==> trial 89 <==
==> flow/design.v <==
module PE (
    input              clk,
    input              CIM_en,
    input              STDW,  
    input              STDR,  
    input        [5:0] STD_A,  
    input        [3:0] weight_in,  
    input      [255:0] act_in,  
    output reg   [3:0] weight_out,  
    output reg  [13:0] PSUM  
);
reg  [255:0] weight;  
integer i;
always @(posedge clk) begin
    for (i = 0; i < 64; i = i+1) begin
        if (STDW && STD_A == i) begin  
            weight[4*i+3 -: 4] <= weight_in;
        end
    end
end
always@(*) begin
    weight_out = 4'b0;
    PSUM = 14'b0;
    if (STDW) begin  
    end
    else if (STDR) begin  
        weight_out = weight[4*STD_A+3 -: 4];
    end
    else begin  
        if (CIM_en) begin
            for (i = 0; i < 64; i = i+1) begin
                PSUM = PSUM + weight[4*i+3 -: 4] * act_in[4*i+3 -: 4];  
            end
        end
    end
end
endmodule
==> flow/run.sh <==
#!/bin/bash
# the make line also repeats each setting of config.mk as NAME=value (left out here)
make -C /OpenROAD-flow-scripts/flow DESIGN_CONFIG=/design/flow/config.mk WORK_HOME=/design/flow/orfs CLKGATE_MAP_FILE= finish
==> flow/config.mk <==
export PLATFORM = sky130hd
export DESIGN_NAME = PE
export DESIGN_NICKNAME = PE
export VERILOG_FILES = /design/flow/design.v
export SDC_FILE = /design/flow/constraint.sdc
export NUM_CORES = 4
export LEC_CHECK = 0
export CAP_MARGIN = 20
export CORE_ASPECT_RATIO = 0.92
export CORE_MARGIN = 2
export CORE_UTILIZATION = 72
export CTS_CLUSTER_DIAMETER = 88
export CTS_CLUSTER_SIZE = 50
export GPL_ROUTABILITY_DRIVEN = 0
export MAX_ROUTING_LAYER = met4
export PLACE_DENSITY = 0.35
export SETUP_SLACK_MARGIN = 1.3
export SLEW_MARGIN = 5
==> flow/constraint.sdc <==
create_clock -name core_clock -period 9.6 [get_ports {clk}]
set_input_delay 1.9200 -clock core_clock [delete_from_list [all_inputs] [get_ports {clk}]]
set_output_delay 1.9200 -clock core_clock [all_outputs]
set_load 0.01 [all_outputs]
==> inputs of trial 66, as changes to trial 89 <==
- CORE_ASPECT_RATIO: 0.92 -> 1.42
- CORE_UTILIZATION: 72 -> 44
- CTS_CLUSTER_DIAMETER: 88 -> 100
- CTS_CLUSTER_SIZE: 50 -> 15
- GPL_ROUTABILITY_DRIVEN: 0 -> default
- MAX_ROUTING_LAYER: met4 -> default
- PLACE_DENSITY: 0.35 -> 0.69
- SETUP_SLACK_MARGIN: 1.3 -> default
- SLEW_MARGIN: 5 -> 20
- TNS_END_PERCENT: default -> 15
==> flow/constraint.sdc (replaced) <==
create_clock -name core_clock -period 20.0 [get_ports {clk}]
set_input_delay 4.0000 -clock core_clock [delete_from_list [all_inputs] [get_ports {clk}]]
set_output_delay 4.0000 -clock core_clock [all_outputs]
set_load 0.01 [all_outputs]
==> summary of the runs <==
Trial 89 finished with setup timing left. Trial 66 finished with timing, DRC and antenna clean. In trial 89 the global-route usage is higher than in trial 66, by 18 points. In trial 89 the hold slack is worse than in trial 66, by 1.7 ns. Of trial 89 and trial 66, trial 89 has the higher first-iteration DRC count (gap about 60%, measured against trial 66). Core utilization: trial 66 is lower than trial 89 (37 points).
==> figures <==
quantity	trial 89	trial 66
Fill cell count	3545	9644
Remaining max-slew budget at the tightest pin	0.235	0.229
Max incr delay on CP	0.58 ns	0.64 ns
Status	finished with violations	timing/DRC/antenna clean
Reasons for failing layout checks	setup timing	-
Post-detailed-placement cell area	54800 µm²	51700 µm²
Buffers plus inverters on the worst setup path	10	11
Post-CTS Setup Inserts	10	0
Fp util	0.724	0.443
Die Span Y	250 µm	395 µm
Met2 global-route usage	0.706	0.486
Post-route cell area	56300 µm²	52400 µm²
Antenna cell count	29	13


==> inputs of v21 <==
// PE: RTL as listed in full above, without the edits since
Settings: LEC_CHECK=0, CAP_MARGIN=20, CORE_MARGIN=2, CORE_UTILIZATION=40, CTS_CLUSTER_DIAMETER=100, CTS_CLUSTER_SIZE=15, PLACE_DENSITY_LB_ADDON=0.09, SLEW_MARGIN=20, TNS_END_PERCENT=15; clock period 20.0 ns.
run.sh (not shown) runs the stock make flow with config.mk's settings and CLKGATE_MAP_FILE=.
==> inputs of v18, as changes to v21 <==
- CORE_ASPECT_RATIO: default -> 1.42
- CORE_UTILIZATION: 40 -> 57
- PLACE_DENSITY: default -> 0.41
- PLACE_DENSITY_LB_ADDON: 0.09 -> default
==> inputs of v37, as changes to v21 <==
- CAP_MARGIN: 20 -> 30
- CORE_UTILIZATION: 40 -> 72
- CTS_CLUSTER_DIAMETER: 100 -> default
- CTS_CLUSTER_SIZE: 15 -> default
- MAX_ROUTING_LAYER: default -> met4
- PLACE_DENSITY_LB_ADDON: 0.09 -> 0.01
- TNS_END_PERCENT: 15 -> 40
==> flow/constraint.sdc (replaced) <==
create_clock -name core_clock -period 10.7 [get_ports {clk}]
set_input_delay 2.1400 -clock core_clock [delete_from_list [all_inputs] [get_ports {clk}]]
set_output_delay 2.1400 -clock core_clock [all_outputs]
set_load 0.01 [all_outputs]
==> results <==
|  | v21 | v18 | v37 |
|---|---|---|---|
| Outcome | timing/DRC/antenna clean | timing/DRC/antenna clean | complete, but fails checks |
| Reasons for failing layout checks | - | - | negative setup slack |
| Number of buffers created by CTS | 24 | 21 | 35 |
| Sequential fraction of total cell area | 0.146 | 0.148 | 0.136 |
| Via count of the first global-routing pass | 33373 | 34626 | 40889 |
| Placeable core area | 118000 sq um | 82000 sq um | 64700 sq um |
| Average wire length per cell after detail routing | 23.8 um | 24.4 um | 25.9 um |
| Crit path launch | act_in[183] | act_in[1] | act_in[40] |
| Number of standard cells in the final layout excluding fillers | 6198 | 5729 | 6050 |
| Setup ws final | 1.49 ns | 1.64 ns | -2.85 ns |
| Area of the die | 121000 sq um | 85400 sq um | 67800 sq um |
| Non-clock buffer instance count of the final layout | 297 | 296 | 787 |
| Met2 usage | 0.426 | 0.616 | 0.779 |
| Delay of the slowest critical-path stage | 0.66 ns | 0.63 ns | 0.65 ns |
| Weighted congestion reported at the end of routability-driven placement | 0.921 | 0.976 | 1.07 |
| Number of antenna violations at the first check in global routing | 20 | 16 | 21 |
| Inserted Diodes | 6 | 10 | 27 |
